==> v23: inputs <==
// minimax
module minimax(
   opt, move,
   grid, column_counts, player, sw, clk
);
export LEC_CHECK = 0
export CAP_MARGIN = 20
export CELL_PAD_IN_SITES_DETAIL_PLACEMENT = 1
export CELL_PAD_IN_SITES_GLOBAL_PLACEMENT = 1
export CORE_MARGIN = 2
export CORE_UTILIZATION = 66
export CTS_CLUSTER_DIAMETER = 120
export GPL_ROUTABILITY_DRIVEN = 1
export MIN_ROUTING_LAYER = met1
export SETUP_SLACK_MARGIN = -0.04
export SLEW_MARGIN = 30
create_clock -name core_clock -period 17.6 [get_ports {clk}]
run.sh (not shown) runs the stock make flow with config.mk's settings and CLKGATE_MAP_FILE=.
==> inputs of v19, as changes to v23 <==
--- a/flow/config.mk
+++ b/flow/config.mk
@@ -7,3 +7,4 @@
 export LEC_CHECK = 0
-export CAP_MARGIN = 20
+export ABC_AREA = 1
+export CAP_MARGIN = 35
 export CELL_PAD_IN_SITES_DETAIL_PLACEMENT = 1
@@ -14,3 +15,3 @@
 export GPL_ROUTABILITY_DRIVEN = 1
-export MIN_ROUTING_LAYER = met1
+export MIN_ROUTING_LAYER = met2
 export SETUP_SLACK_MARGIN = -0.04
==> inputs of v28, as changes to v23 <==
--- a/flow/config.mk
+++ b/flow/config.mk
@@ -11,6 +11,6 @@
 export CORE_MARGIN = 2
-export CORE_UTILIZATION = 66
+export CORE_UTILIZATION = 65
 export CTS_CLUSTER_DIAMETER = 120
-export GPL_ROUTABILITY_DRIVEN = 1
-export MIN_ROUTING_LAYER = met1
+export GPL_ROUTABILITY_DRIVEN = 0
+export MIN_ROUTING_LAYER = met2
 export SETUP_SLACK_MARGIN = -0.04
==> qor summary <==
Status: v19 did not finish; v28 did not finish; v23 did not finish
Last stage reached: v19 global placement without I/O; v28 global routing; v23 detailed placement
Area of the mapped netlist: v19 28200 um^2; v28 29500 um^2; v23 29500 um^2
Compound-cell area share of the yosys netlist: v19 0.207; v28 0.245; v23 0.245
Post-synthesis instance total: v19 4619; v28 3570; v23 3570
Chip area: v19 44500 um^2; v28 47100 um^2; v23 46400 um^2
Width of the chip: v19 211 um; v28 217 um; v23 215 um
Initial core utilization: v19 0.670; v28 0.655; v23 0.668
Number of distinct library cells after synthesis: v19 73; v28 114; v23 114
Multiplexer share of the synthesized area: v19 0.00607; v28 0.153; v23 0.153
Core Footprint: v19 42100 um^2; v28 45100 um^2; v23 44200 um^2
Sequential cell area fraction in the yosys report: v19 0.221; v28 0.212; v23 0.212
Die Y: v19 211 um; v28 217 um; v23 215 um
Chip area estimate from yosys synthesis: v19 28200 um^2; v28 29500 um^2; v23 29500 um^2
Xor and xnor fraction of the mapped netlist area: v19 0.0359; v28 0.0535; v23 0.0535
Mean instance size in the synthesized netlist: v19 6.12 um^2; v28 8.27 um^2; v23 8.27 um^2


==> job 321 <==
minimax again, from the RTL that the note above started with.
make LEC_CHECK=0 ABC_AREA=1 CAP_MARGIN=25 CORE_MARGIN=8 CORE_UTILIZATION=36 HOLD_SLACK_MARGIN=0.12 MAX_ROUTING_LAYER=met4 MIN_ROUTING_LAYER=met1 PLACE_DENSITY_LB_ADDON=0.08 SETUP_SLACK_MARGIN=1.41 SLEW_MARGIN=20 finish   # period 17.3 ns
==> inputs of job 4586, as changes to job 321 <==
- ABC_AREA: 1 -> default
- CAP_MARGIN: 25 -> 20
- CORE_MARGIN: 8 -> 2
- CORE_UTILIZATION: 36 -> 72
- CTS_CLUSTER_DIAMETER: default -> 398
- CTS_CLUSTER_SIZE: default -> 98
- HOLD_SLACK_MARGIN: 0.12 -> default
- MAX_ROUTING_LAYER: met4 -> default
- MIN_ROUTING_LAYER: met1 -> default
- PLACE_DENSITY_LB_ADDON: 0.08 -> default
- SETUP_SLACK_MARGIN: 1.41 -> 1.19
- TNS_END_PERCENT: default -> 10
==> flow/constraint.sdc (replaced) <==
create_clock -name core_clock -period 7.26 [get_ports {clk}]
set_input_delay 1.4520 -clock core_clock [delete_from_list [all_inputs] [get_ports {clk}]]
set_output_delay 1.4520 -clock core_clock [all_outputs]
set_load 0.01 [all_outputs]
==> run notes <==
run results: static leakage 0.0140 uW, status no timing/DRC/antenna violations, MaxCap Viol Count 0, Hold Crit Depth 2
[end of results for job 321]
==> run notes <==
run results: status aborted with a tool error, Error [ERROR DPL-0038] Utilization greater than 100%, impossible to legalize, Synth top cells by count 339 x nand2_1, 327 x nor2_1, 262 x o21ai_0, Halt Stage clock tree synthesis, Complex Gates by Area 0.245
[end of results for job 4586]


==> inputs of 07-21 <==
minimax again, from the RTL that the note above started with.
==> flow/design.v (excerpt) <==
module minimax(
   opt, move,
   grid, column_counts, player, sw, clk
);
make LEC_CHECK=0 ABC_AREA=0 CAP_MARGIN=20 CELL_PAD_IN_SITES_DETAIL_PLACEMENT=0 CELL_PAD_IN_SITES_GLOBAL_PLACEMENT=0 CORE_ASPECT_RATIO=1.13 CORE_MARGIN=2 CORE_UTILIZATION=58 CTS_CLUSTER_DIAMETER=136 GPL_TIMING_DRIVEN=1 SETUP_SLACK_MARGIN=-0.59 SLEW_MARGIN=25 TNS_END_PERCENT=5 finish   # period 9.33 ns
==> 11-14 (differences from 07-21) <==
- ABC_AREA: 0 -> unset
- CELL_PAD_IN_SITES_DETAIL_PLACEMENT: 0 -> unset
- CELL_PAD_IN_SITES_GLOBAL_PLACEMENT: 0 -> unset
- CORE_ASPECT_RATIO: 1.13 -> unset
- CORE_UTILIZATION: 58 -> 65
- CTS_CLUSTER_DIAMETER: 136 -> 238
- GPL_TIMING_DRIVEN: 1 -> unset
- MAX_ROUTING_LAYER: unset -> met4
- SLEW_MARGIN: 25 -> 20
==> flow/constraint.sdc (replaced) <==
create_clock -name core_clock -period 10.4 [get_ports {clk}]
set_input_delay 2.0800 -clock core_clock [delete_from_list [all_inputs] [get_ports {clk}]]
set_output_delay 2.0800 -clock core_clock [all_outputs]
set_load 0.01 [all_outputs]
==> summary of the runs <==
11-14 completed, yet does not pass: negative setup slack. 07-21 finished with negative setup slack left. Between 07-21 and 11-14, the lower setup slack is in 07-21 (gap 1000 ps). Routed wire length: 07-21 is larger than 11-14 (9.3%). Against 07-21, the sequential power of 11-14 is lower by about 10%. Against 07-21, the register-to-register slack of 11-14 is better by 1000 ps. In 11-14 the cell area is lower than in 07-21, by 8.6%. Between 11-14 and 07-21, the lower clock-buffer cell count is in 07-21 (gap 3). Between 07-21 and 11-14, the lower maximum frequency is in 11-14 (gap about 0.47%, measured against 11-14). Synthesized area is the same in 07-21 and 11-14. Against 11-14, the via count of 07-21 is higher by about 4.5%.


==> inputs of run A <==
minimax again, from the RTL that the note above started with.
make LEC_CHECK=0 ABC_AREA=0 CAP_MARGIN=20 CELL_PAD_IN_SITES_DETAIL_PLACEMENT=2 CORE_ASPECT_RATIO=1.25 CORE_MARGIN=3 CORE_UTILIZATION=49 CTS_CLUSTER_DIAMETER=295 HOLD_SLACK_MARGIN=-0.03 MIN_ROUTING_LAYER=met2 PLACE_DENSITY_LB_ADDON=0.13 SLEW_MARGIN=40 TNS_END_PERCENT=95 finish   # period 8.08 ns
==> run P: changes against run A <==
Settings changed: ABC_AREA 0 to unset, CELL_PAD_IN_SITES_DETAIL_PLACEMENT 2 to unset, CORE_ASPECT_RATIO 1.25 to unset, CORE_MARGIN 3 to 2, CORE_UTILIZATION 49 to 66, CTS_CLUSTER_DIAMETER 295 to unset, HOLD_SLACK_MARGIN -0.03 to unset, MAX_ROUTING_LAYER set to met4, MIN_ROUTING_LAYER met2 to unset, PLACE_DENSITY_LB_ADDON 0.13 to unset, SETUP_SLACK_MARGIN set to 1.38, SLEW_MARGIN 40 to 20, TNS_END_PERCENT 95 to 5.
==> flow/constraint.sdc (replaced) <==
create_clock -name core_clock -period 8.22 [get_ports {clk}]
set_input_delay 1.6440 -clock core_clock [delete_from_list [all_inputs] [get_ports {clk}]]
set_output_delay 1.6440 -clock core_clock [all_outputs]
set_load 0.01 [all_outputs]
==> flow_summary.yaml <==
# implementation run metrics
status:
  outcome: "did not finish"
  failed_stage: "global routing"
  error_line: "[ERROR GRT-0232] Routing congestion too high. Check the congestion heatmap in the GUI."
floorplanning:
  dieWidth_um: 215.5
  fp_util: 0.6675
  chipArea_sq_um: 46430
  fp.coreArea_sq_um: 44220
  die_h_um: 215.5
yosys:
  syn_area_sq_um: 29520
(the above is from run P)
==> flow_summary.yaml <==
# implementation run metrics
floorplanning:
  fp_util: 0.5007
  chipArea_sq_um: 63240
  dieWidth_um: 225.5
  die_h_um: 280.4
  fp.coreArea_sq_um: 58960
status:
  failed_stage: "detailed placement"
  error_line: "Error: detail_place.tcl, 38 bad optional access"
  outcome: "did not finish"
yosys:
  ys_area_sq_um: 29520
  syn_area_sq_um: 29520
(the above is from run A)


==> inputs of 05-19 <==
minimax again, from the RTL that the note above started with.
==> flow/design.v (excerpt) <==
module minimax(
   opt, move,
   grid, column_counts, player, sw, clk
);
Settings: LEC_CHECK=0, ABC_AREA=0, CAP_MARGIN=20, CELL_PAD_IN_SITES_DETAIL_PLACEMENT=0, CELL_PAD_IN_SITES_GLOBAL_PLACEMENT=0, CORE_ASPECT_RATIO=1.13, CORE_MARGIN=2, CORE_UTILIZATION=58, CTS_CLUSTER_DIAMETER=49, CTS_CLUSTER_SIZE=51, GPL_TIMING_DRIVEN=1, HOLD_SLACK_MARGIN=0.28, PLACE_DENSITY_LB_ADDON=0.03, SLEW_MARGIN=25; clock period 7.94 ns.
==> 10-26: changes against 05-19 <==
Settings changed: CORE_UTILIZATION 58 to 47, CTS_CLUSTER_DIAMETER 49 to 136, CTS_CLUSTER_SIZE 51 to unset, HOLD_SLACK_MARGIN 0.28 to unset, PLACE_DENSITY_LB_ADDON 0.03 to unset.
==> flow/constraint.sdc (replaced) <==
create_clock -name core_clock -period 9.33 [get_ports {clk}]
set_input_delay 1.8660 -clock core_clock [delete_from_list [all_inputs] [get_ports {clk}]]
set_output_delay 1.8660 -clock core_clock [all_outputs]
set_load 0.01 [all_outputs]
==> notes <==
- Synthesized cell count is the same in 05-19 and 10-26.
- In area after synthesis, 05-19 and 10-26 do not differ.
- 10-26 reached the layout checks and failed them: setup timing. 05-19 stopped in 5_1_grt with GRT-0232.
- Die size: 05-19 is smaller than 10-26 (about 19%).
==> figures <==
| quantity | 05-19 | 10-26 |
|---|---|---|
| HPWL after detailed placement | 99.0 mm | 103 mm |
| Number of buffers added by the clock tree synthesis step | 19 | 23 |
| CORE AREA | 50,100 µm² | 62,000 µm² |
| Die x size | 216 µm | 240 µm |
| Post-placement cell count | 5,174 | 5,252 |
| Flops out of synthesis | 219 | 219 |
| Final GP Congestion | 1.15 | 1.05 |
| Compound-Gate Fraction of Synth Area | 0.245 | 0.245 |
| Mux contribution to synthesized area | 0.153 | 0.153 |
| I/O Pins | 116 | 116 |
| Pre-CTS setup slack | -2.81 ns | -1.49 ns |
| Post-cts gate resize count | 351 | 263 |
| Synth async-reset ratio | 0 | 0 |
| Die area | 52,700 µm² | 64,800 µm² |
| Setup repair bufs after CTS | 94 | 62 |
| Core utilization at floorplan | 0.590 | 0.476 |
| Portion of the post-synthesis area used by sequential elements | 0.212 | 0.212 |
| Placed Area | 40,000 µm² | 39,200 µm² |
| Result of the run | stopped before the end | complete, but fails checks |
| Last stage reached | 5_1_grt | - |
| Layout check failures | - | setup timing |
| Site row count | 87 | 97 |
| Y dimension of the die | 244 µm | 270 µm |


==> inputs of build 97 <==
Starting RTL as in the previous note.
clock: 7.26 ns
lec_check: 0
cap_margin: 20
core_aspect_ratio: 0.5
core_margin: 2
core_utilization: 72
cts_cluster_diameter: 398
cts_cluster_size: 98
place_density: 0.47
setup_slack_margin: 1.19
slew_margin: 20
tns_end_percent: 10
==> trial 1: changes against build 97 <==
CORE_ASPECT_RATIO = unset   (was 0.5)
CORE_UTILIZATION = 40   (was 72)
CTS_CLUSTER_DIAMETER = unset   (was 398)
CTS_CLUSTER_SIZE = unset   (was 98)
PLACE_DENSITY = unset   (was 0.47)
SETUP_SLACK_MARGIN = unset   (was 1.19)
TNS_END_PERCENT = unset   (was 10)
==> flow/constraint.sdc (replaced) <==
create_clock -name core_clock -period 14.1 [get_ports {clk}]
set_input_delay 2.8200 -clock core_clock [delete_from_list [all_inputs] [get_ports {clk}]]
set_output_delay 2.8200 -clock core_clock [all_outputs]
set_load 0.01 [all_outputs]
==> trial 29: changes against build 97 <==
CORE_ASPECT_RATIO = unset   (was 0.5)
CORE_MARGIN = 4   (was 2)
CORE_UTILIZATION = 65   (was 72)
CTS_CLUSTER_DIAMETER = 393   (was 398)
CTS_CLUSTER_SIZE = unset   (was 98)
GPL_TIMING_DRIVEN = 1   (was unset)
PLACE_DENSITY = unset   (was 0.47)
PLACE_DENSITY_LB_ADDON = 0.21   (was unset)
SETUP_SLACK_MARGIN = unset   (was 1.19)
TNS_END_PERCENT = 90   (was 10)
==> flow/constraint.sdc (replaced) <==
create_clock -name core_clock -period 6.48 [get_ports {clk}]
set_input_delay 1.2960 -clock core_clock [delete_from_list [all_inputs] [get_ports {clk}]]
set_output_delay 1.2960 -clock core_clock [all_outputs]
set_load 0.01 [all_outputs]
==> trial 77: changes against build 97 <==
ABC_AREA = 1   (was unset)
CORE_ASPECT_RATIO = unset   (was 0.5)
CORE_UTILIZATION = 59   (was 72)
CTS_CLUSTER_DIAMETER = 293   (was 398)
CTS_CLUSTER_SIZE = 97   (was 98)
PLACE_DENSITY = 0.38   (was 0.47)
SETUP_SLACK_MARGIN = unset   (was 1.19)
TNS_END_PERCENT = 35   (was 10)
==> flow/constraint.sdc (replaced) <==
create_clock -name core_clock -period 5.96 [get_ports {clk}]
set_input_delay 1.1920 -clock core_clock [delete_from_list [all_inputs] [get_ports {clk}]]
set_output_delay 1.1920 -clock core_clock [all_outputs]
set_load 0.01 [all_outputs]
==> notes <==
Trial 77 stopped in global routing (5_1_grt) on GRT-0232. Trial 29 failed in clock tree synthesis (4_1_cts) on DPL-0033. Build 97 died in detailed placement (3_5_place_dp). Trial 1 went through all stages and came out clean.
Area after synthesis is the same in trial 29 and trial 1.
Of trial 77 and trial 29, trial 77 has the higher synthesized cell count (gap 29%, measured against trial 29).
Die area, lowest first: build 97, trial 29, trial 77, trial 1.
==> figures <==
| metric | trial 77 | trial 1 | trial 29 | build 97 |
|---|---|---|---|---|
| Instance count of the mapped netlist | 4619 | 3570 | 3570 | 3570 |
| Setup WS pre-CTS | -4470 ps | 415 ps | -4580 ps | - |
| Result of the run | did not finish | no timing/DRC/antenna violations | did not finish | did not finish |
| Failing step | global routing (5_1_grt) | - | clock tree synthesis (4_1_cts) | detailed placement (3_5_place_dp) |
| Average cell area after synthesis | 6.12 um2 | 8.27 um2 | 8.27 um2 | 8.27 um2 |
| Share of synthesized cell area in and, or, nand and nor gates | 34.1% | 20.5% | 20.5% | 20.5% |
| Mux frac, synth | 0.607% | 15.3% | 15.3% | 15.3% |
| Clock buffers created by TritonCTS | 6 | 21 | - | - |
| Parity-gate share of the synthesized area counting xor and xnor cells | 3.59% | 5.35% | 5.35% | 5.35% |
| Floorplan row count | 80 | 99 | 77 | 52 |
| Overall chip area | 0.0496 mm2 | 0.0760 mm2 | 0.0489 mm2 | 0.0427 mm2 |
| AND-OR/OR-AND Cells, Area Fraction | 20.7% | 24.5% | 24.5% | 24.5% |
| DP Area | 0.0390 mm2 | 0.0314 mm2 | 0.0400 mm2 | - |
| Syn Nets | 4891 | 3842 | 3842 | 3842 |
| Sinks on the clock net | 219 | 219 | - | - |
| Width of the die | 223 um | 276 um | 221 um | 290 um |
| Die Ht | 223 um | 276 um | 221 um | 147 um |
| Post-CTS Repair Setup Buffers | 116 | 0 | - | - |
| Portion of synthesized cell area occupied by the leading cell type | 19.9% | 19.0% | 19.0% | 19.0% |
| FP Core Util | 59.4% | 40.5% | 66.3% | 73.1% |


==> inputs of build 48 <==
Starting RTL as in the previous note.
make LEC_CHECK=0 ABC_AREA=1 CAP_MARGIN=20 CELL_PAD_IN_SITES_DETAIL_PLACEMENT=1 CELL_PAD_IN_SITES_GLOBAL_PLACEMENT=3 CORE_ASPECT_RATIO=1.13 CORE_MARGIN=2 CORE_UTILIZATION=15 CTS_CLUSTER_DIAMETER=136 GPL_TIMING_DRIVEN=1 PLACE_DENSITY_LB_ADDON=0.14 SETUP_SLACK_MARGIN=0.12 SLEW_MARGIN=25 finish   # period 9.33 ns
==> build 98 (differences from build 48) <==
==> flow/config.mk (replaced) <==
export PLATFORM = sky130hd
export DESIGN_NAME = minimax
export DESIGN_NICKNAME = minimax
export VERILOG_FILES = /design/flow/design.v
export SDC_FILE = /design/flow/constraint.sdc
export NUM_CORES = 4
export LEC_CHECK = 0
export CAP_MARGIN = 20
export CORE_MARGIN = 2
export CORE_UTILIZATION = 19
export SLEW_MARGIN = 20
==> flow/constraint.sdc (replaced) <==
create_clock -name core_clock -period 17.2 [get_ports {clk}]
set_input_delay 3.4400 -clock core_clock [delete_from_list [all_inputs] [get_ports {clk}]]
set_output_delay 3.4400 -clock core_clock [all_outputs]
set_load 0.01 [all_outputs]
==> build 12 (differences from build 48) <==
==> flow/config.mk (replaced) <==
export PLATFORM = sky130hd
export DESIGN_NAME = minimax
export DESIGN_NICKNAME = minimax
export VERILOG_FILES = /design/flow/design.v
export SDC_FILE = /design/flow/constraint.sdc
export NUM_CORES = 4
export LEC_CHECK = 0
export CAP_MARGIN = 20
export CORE_MARGIN = 2
export CORE_UTILIZATION = 40
export SLEW_MARGIN = 20
==> flow/constraint.sdc (replaced) <==
create_clock -name core_clock -period 10.7 [get_ports {clk}]
set_input_delay 2.1400 -clock core_clock [delete_from_list [all_inputs] [get_ports {clk}]]
set_output_delay 2.1400 -clock core_clock [all_outputs]
set_load 0.01 [all_outputs]
==> comparison <==
Build 12 completed without violations. Build 48 finished but fails on setup timing. Build 98 finished clean. Between build 98 and build 12, the lower clock power is in build 98 (gap 31%, measured against build 12). The highest utilization belongs to build 12, the lowest to build 98. Die area: build 12 is lower than build 48 (60%). Hold slack, highest first: build 12, build 98, build 48. Combinational power, lowest first: build 98, build 12, build 48. Maximum frequency: build 98 < build 12 < build 48.
==> figures <==
Adder share: build 48 0.0790; build 98 0.0760; build 12 0.0760
WP data arrival: build 48 10.46 ns; build 98 15.46 ns; build 12 10.86 ns
Register area: build 48 0.00626 mm2; build 98 0.00626 mm2; build 12 0.00626 mm2
Worst slack at placement: build 48 -1.47 ns; build 98 2.03 ns; build 12 -0.228 ns
Placeable Area: build 48 0.187 mm2; build 98 0.154 mm2; build 12 0.0730 mm2
Worst slack on hold paths: build 48 0.461 ns; build 98 0.484 ns; build 12 0.490 ns
Number of antenna violations at the first check in global routing: build 48 4; build 98 0; build 12 0
Via count of the first global-routing pass: build 48 36957; build 98 27657; build 12 28956
# placed instances: build 48 8215; build 98 5562; build 12 4959
Initial DRC count: build 48 1337; build 98 3532; build 12 3484
Outcome: build 48 finished with violations; build 98 finished clean; build 12 finished clean
Reasons for failing layout checks: build 48 setup timing; build 98 -; build 12 -
Start of the worst register-to-register path: build 48 opponent[0]; build 98 count[3]; build 12 ai[1]
Min setup slack post-route: build 48 -0.703 ns; build 98 2.13 ns; build 12 0.292 ns
Combinational share of cell area: build 48 0.473; build 98 0.647; build 12 0.610
Power is estimated from default activity; no workload was simulated.
